Design Final_AXI_to_APB_Bridge, start of the top module:
module Final_AXI_to_APB_Bridge #(
    parameter AXI_ADDR_WIDTH    = 32,
    parameter AXI_DATA_WIDTH    = 32,
    parameter AXI_MAX_BURST_LEN = 8,
    parameter AXI_BURST_WIDTH   = 2,
    parameter AXI_SIZE_WIDTH    = 3,
    parameter APB_ADDR_WIDTH    = 32,
    parameter APB_DATA_WIDTH    = 32
)(
    input  [AXI_ADDR_WIDTH-1:0]    AWADDR,
    input  [AXI_BURST_WIDTH-1:0]   AWBURST,
    input  [AXI_MAX_BURST_LEN-1:0] AWLEN,
    input                          AWVALID,
    output                         AWREADY,
    input  [AXI_ADDR_WIDTH-1:0]    ARADDR,
    input  [AXI_BURST_WIDTH-1:0]   ARBURST,
    input  [AXI_MAX_BURST_LEN-1:0] ARLEN,
    input                          ARVALID,
    output                         ARREADY,
    input  [AXI_DATA_WIDTH-1:0]    WDATA,
    input                          WVALID,
    input                          WLAST,
    input  [AXI_DATA_WIDTH/8-1:0]  WSTRB,
    output                         WREADY,
    output [AXI_DATA_WIDTH-1:0]    RDATA,
    output [1:0]                   RRESP,
    output                         RVALID,
    output                         RLAST,
    input                          RREADY,
    output [1:0]                   BRESP,
    output                         BVALID,
    input                          BREADY,
    input                          ACLK,
    input                          ARESETn,
    output [APB_ADDR_WIDTH-1:0]    PADDR,
    output                         PWRITE,
  ...
Settings: LEC_CHECK=0, ABC_AREA=1, CAP_MARGIN=20, CORE_ASPECT_RATIO=0.73, CORE_MARGIN=2, CORE_UTILIZATION=72, CTS_CLUSTER_DIAMETER=394, CTS_CLUSTER_SIZE=100, HOLD_SLACK_MARGIN=0.28, PLACE_DENSITY=0.42, SETUP_SLACK_MARGIN=0.84, SLEW_MARGIN=20; clock period 2.85 ns.
run.sh (not shown) runs the stock make flow with config.mk's settings and CLKGATE_MAP_FILE=.
The baseline aborted during clock tree synthesis (4_1_cts).
Next try:
==> flow/config.mk (replaced) <==
export PLATFORM = sky130hd
export DESIGN_NAME = Final_AXI_to_APB_Bridge
export DESIGN_NICKNAME = Final_AXI_to_APB_Bridge
export VERILOG_FILES = /design/flow/design.v
export SDC_FILE = /design/flow/constraint.sdc
export NUM_CORES = 4
export LEC_CHECK = 0
export CAP_MARGIN = 20
export CORE_MARGIN = 2
export CORE_UTILIZATION = 61
export PLACE_DENSITY = 0.6
export SLEW_MARGIN = 20
==> flow/constraint.sdc (replaced) <==
create_clock -name core_clock -period 6.12 [get_ports {ACLK}]
set_input_delay 1.2240 -clock core_clock [delete_from_list [all_inputs] [get_ports {ACLK}]]
set_output_delay 1.2240 -clock core_clock [all_outputs]
set_load 0.01 [all_outputs]
The new run ran to the end with no violations.
Die area increases slightly.
Synthesized cell count drops by a quarter to a third.
Area after synthesis fell by roughly a tenth.
Next try:
--- a/flow/config.mk
+++ b/flow/config.mk
@@ -9,3 +9,3 @@
 export CORE_MARGIN = 2
-export CORE_UTILIZATION = 61
+export CORE_UTILIZATION = 40
 export PLACE_DENSITY = 0.6
==> flow/constraint.sdc (replaced) <==
create_clock -name core_clock -period 6.0 [get_ports {ACLK}]
set_input_delay 1.2000 -clock core_clock [delete_from_list [all_inputs] [get_ports {ACLK}]]
set_output_delay 1.2000 -clock core_clock [all_outputs]
set_load 0.01 [all_outputs]
=> Cell area climbs by a few percent; non-clock buffer count climbs by 30; utilization drops by 25 points; clock skew climbs by 20 ps.

Starting RTL as in the previous note.
Settings: LEC_CHECK=0, ABC_AREA=1, CAP_MARGIN=20, CORE_MARGIN=2, CORE_UTILIZATION=72, CTS_CLUSTER_SIZE=98, PLACE_DENSITY=0.6, SLEW_MARGIN=20, TNS_END_PERCENT=5; clock period 4.34 ns.
The baseline failed in global routing with GRT-0232.
==> next run, changes <==
--- a/flow/config.mk
+++ b/flow/config.mk
@@ -6,10 +6,9 @@
 export NUM_CORES = 4
 export LEC_CHECK = 0
-export ABC_AREA = 1
 export CAP_MARGIN = 20
 export CORE_MARGIN = 2
 export CORE_UTILIZATION = 72
-export CTS_CLUSTER_SIZE = 98
-export PLACE_DENSITY = 0.6
+export CTS_CLUSTER_DIAMETER = 28
+export PLACE_DENSITY_LB_ADDON = 0.24
 export SLEW_MARGIN = 20
 export TNS_END_PERCENT = 5
==> flow/constraint.sdc (replaced) <==
create_clock -name core_clock -period 4.07 [get_ports {ACLK}]
set_input_delay 0.8140 -clock core_clock [delete_from_list [all_inputs] [get_ports {ACLK}]]
set_output_delay 0.8140 -clock core_clock [all_outputs]
set_load 0.01 [all_outputs]
The new run stopped in clock tree synthesis with DPL-0038; die area is lower by 13%; area after synthesis came out lower by 14%; synthesized cell count is lower by 33%.

## lane 1
Final_AXI_to_APB_Bridge again, from the RTL that the note above started with.
clock: 4.07 ns
lec_check: 0
cap_margin: 20
core_margin: 2
core_utilization: 68
cts_cluster_diameter: 28
cts_cluster_size: 36
hold_slack_margin: -0.05
slew_margin: 20
The log for lane 1 ends in clock tree synthesis (4_1_cts) with error DPL-0038, so the run never completed.
## Diff of input files: lane 2 against lane 1
Settings: a deleted CTS_CLUSTER_SIZE that had been 36; an added SETUP_SLACK_MARGIN of 1.03; a change of CORE_UTILIZATION from 68 to 65; a deleted CTS_CLUSTER_DIAMETER that had been 28; a deleted HOLD_SLACK_MARGIN that had been -0.05.
### Flow results
Per the comparison of lane 2 with lane 1, placed standard-cell area grew by 0.41%; vertical extent of the die grew by 3.8 um; pre-CTS setup slack increased 240 ps.
[lane 2] row count rose 1 relative to lane 1
Going from lane 1 to lane 2, instance count after placement with tap cells included grew slightly.
Summary: with lane 1 as the reference, core outline area in lane 2 moved up by a few percent.
Placer congestion estimate sits lower in lane 2 than in lane 1.
STATUS HPWL after detailed placement: lane 2 wins against lane 1
Relative to lane 1, floorplan-stage core utilization decreased by 2.6 points in lane 2.
Of lane 1 and lane 2, the run reporting the higher die outline area was lane 2.
Lane 2 got as far as global routing (5_1_grt), where a tool error ended the run.
Changes in lane 3 relative to lane 2:
Settings: a change of CORE_UTILIZATION from 65 to 40; an added PLACE_DENSITY of 0.6; a deleted SETUP_SLACK_MARGIN that had been 1.03; a change of the clock period (ns, I/O delays scaled along) from 4.07 to 3.96.
Results
To summarise lane 3: no stage aborted, but the layout did not pass its checks, failing on setup timing.
Between lane 3 and lane 2, it is lane 3 whose post-placement cell area is higher, by about 1.7%.
From lane 3 to lane 2, synthesized cell count did not move at all.
Against lane 2, placeable core region in lane 3 rose by more than half.
Changes observed in lane 3 relative to lane 2: die area went up; total setup buffers inserted after CTS went down.
### lane 3 -> lane 4
Settings: an added TNS_END_PERCENT of 5; an added ABC_AREA of 1; a change of CORE_UTILIZATION from 40 to 61; a change of the clock period (ns, I/O delays scaled along) from 3.96 to 3.54.
--- outcome ---
- In lane 4 the implementation completed, yet the final layout does not meet the checks, the culprit being setup timing.
- In lane 3 the implementation completed, yet the final layout does not meet the checks, the culprit being setup timing.
- Lane 4 reports a higher starting utilization of the core area than lane 3 does.
- The lower highest cell delay on the worst timing path came out of lane 3.
- Lane 4 vs. lane 3: worst hold slack after final layout went down 35 ps, power share of the clock group went down 5.8 points, global-route usage went up 19 points.
- NOTE: count of vias placed by the detailed router in lane 4 exceeds that of lane 3
- Critical path startpoint = AWADDR[3]: lane 3; critical path startpoint = Length_Of_Burst_Manager_read[5]: lane 4
- Layout-stage area growth over the synthesis result was lower in the run labelled lane 4.
- Where worst setup slack is concerned, lane 3 is better than lane 4.
- Portion of the clock cycle consumed by the worst path in the final layout (higher): lane 4
Modified inputs, lane 5 compared to lane 4
Settings: CORE_UTILIZATION changed from 61 to 40; TNS_END_PERCENT removed (was 5); ABC_AREA removed (was 1); the clock period (ns, I/O delays scaled along) changed from 3.54 to 5.82.
Both conditions hold for lane 5: the flow ran to the end and the final layout passed the timing, design-rule and antenna checks. From the logs: lane 4 reached the end of the flow and failed the layout checks with setup timing. Compared to lane 4, lane 5 leaves more free space in the core. Against lane 4, lane 5 comes in 7.1 points lower on layout-stage area growth over the synthesis result. Summary — first-pass GRT wire length, lane 5 relative to lane 4: lower, by 38 mm.

## exp/pepper
Starting RTL as in the previous note.
// Final_AXI_to_APB_Bridge
module Final_AXI_to_APB_Bridge #(
    parameter AXI_ADDR_WIDTH    = 32,
    parameter AXI_DATA_WIDTH    = 32,
    parameter AXI_MAX_BURST_LEN = 8,
    parameter AXI_BURST_WIDTH   = 2,
    parameter AXI_SIZE_WIDTH    = 3,
    parameter APB_ADDR_WIDTH    = 32,
    parameter APB_DATA_WIDTH    = 32
)(
    input  [AXI_ADDR_WIDTH-1:0]    AWADDR,
    input  [AXI_BURST_WIDTH-1:0]   AWBURST,
    input  [AXI_MAX_BURST_LEN-1:0] AWLEN,
    input                          AWVALID,
    output                         AWREADY,
    input  [AXI_ADDR_WIDTH-1:0]    ARADDR,
    input  [AXI_BURST_WIDTH-1:0]   ARBURST,
    input  [AXI_MAX_BURST_LEN-1:0] ARLEN,
    input                          ARVALID,
    output                         ARREADY,
    input  [AXI_DATA_WIDTH-1:0]    WDATA,
    input                          WVALID,
    input                          WLAST,
    input  [AXI_DATA_WIDTH/8-1:0]  WSTRB,
    output                         WREADY,
    output [AXI_DATA_WIDTH-1:0]    RDATA,
    output [1:0]                   RRESP,
    output                         RVALID,
    output                         RLAST,
    input                          RREADY,
    output [1:0]                   BRESP,
    output                         BVALID,
    input                          BREADY,
    input                          ACLK,
    input                          ARESETn,
    output [APB_ADDR_WIDTH-1:0]    PADDR,
    output                         PWRITE,
    output                         PSEL1,
    output                         PSEL2,
    output                         PSEL3,
    output                         PSEL4,
    output                         PENABLE,
    output [APB_DATA_WIDTH-1:0]    PWDATA,
    input  [APB_DATA_WIDTH-1:0]    PRDATA,
    input                          PREADY
);
Settings: LEC_CHECK=0, ABC_AREA=1, CAP_MARGIN=20, CORE_ASPECT_RATIO=1.47, CORE_MARGIN=8, CORE_UTILIZATION=40, CTS_CLUSTER_SIZE=31, MIN_ROUTING_LAYER=met2, PLACE_DENSITY=0.6, SLEW_MARGIN=10, TNS_END_PERCENT=80; clock period 6.0 ns.
Input changes introduced in exp/tundra (baseline for comparison: exp/pepper):
- clearing MIN_ROUTING_LAYER, which used to be met2
- clearing CORE_ASPECT_RATIO, which used to be 1.47
- clearing ABC_AREA, which used to be 1
--- outcome ---
exp/tundra: done, clean on timing, DRC and antenna
exp/pepper: done, clean on timing, DRC and antenna
exp/tundra vs exp/pepper — ratio of total power to cell area dropped by more than 10%
exp/tundra vs exp/pepper: switching power summed over all nets down by more than a quarter
Of exp/tundra and exp/pepper, the run reporting the higher count of filler cells inserted in the layout was exp/pepper.
Diff exp/tundra and exp/pepper: post-synth area from yosys stat higher in exp/pepper
Comparing clock group share of total power for exp/tundra and exp/pepper, the smaller number came from exp/pepper.
For exp/umber, these inputs were changed with respect to exp/tundra:
- putting CTS_CLUSTER_DIAMETER at 28 where nothing was set
- clearing PLACE_DENSITY, which used to be 0.6
- swapping 8 for 2 in CORE_MARGIN
- clearing TNS_END_PERCENT, which used to be 80
- swapping 40 for 66 in CORE_UTILIZATION
- swapping 10 for 20 in SLEW_MARGIN
- clearing CTS_CLUSTER_SIZE, which used to be 31
- swapping 6.0 for 4.07 in the clock period (ns, I/O delays scaled along)
Notes after the runs:
[exp/umber] routability-driven placement congestion ratio rose 0.043 relative to exp/tundra. exp/umber against exp/tundra: number of rows created at floorplan lost 18. Summary — number of instances in the placed design, exp/umber relative to exp/tundra: lower, by 3.6%. Looking only at area of the die, and setting everything else aside, the higher value of exp/umber and exp/tundra goes to exp/tundra. exp/umber terminated abnormally: clock tree synthesis (4_1_cts) reported DPL-0033. As far as synthesized netlist cell count goes, exp/umber and exp/tundra are indistinguishable; the numbers are identical.
Relative to exp/umber, the following input files were edited for exp/zinc:
- an added PLACE_DENSITY of 0.67
- a deleted CTS_CLUSTER_DIAMETER that had been 28
- a change of CORE_UTILIZATION from 66 to 72
- a change of the clock period (ns, I/O delays scaled along) from 4.07 to 4.62
--- outcome ---
global routing (5_1_grt): exp/zinc exited with error
Going from exp/umber to exp/zinc, die size decreased by 8.1% relative to the old numbers; number of placed cells counting well taps decreased by 73 relative to the old numbers; post-synthesis cell count from yosys closely matched the old numbers; standard-cell row count decreased by 4.8% relative to the old numbers; pre-placement core utilization increased by 6.6 points relative to the old numbers.
As far as synthesis-stage register bit count goes, exp/umber and exp/zinc are indistinguishable; the numbers are identical.
Power figures rest on the tool's default switching activity, not on a simulated workload.
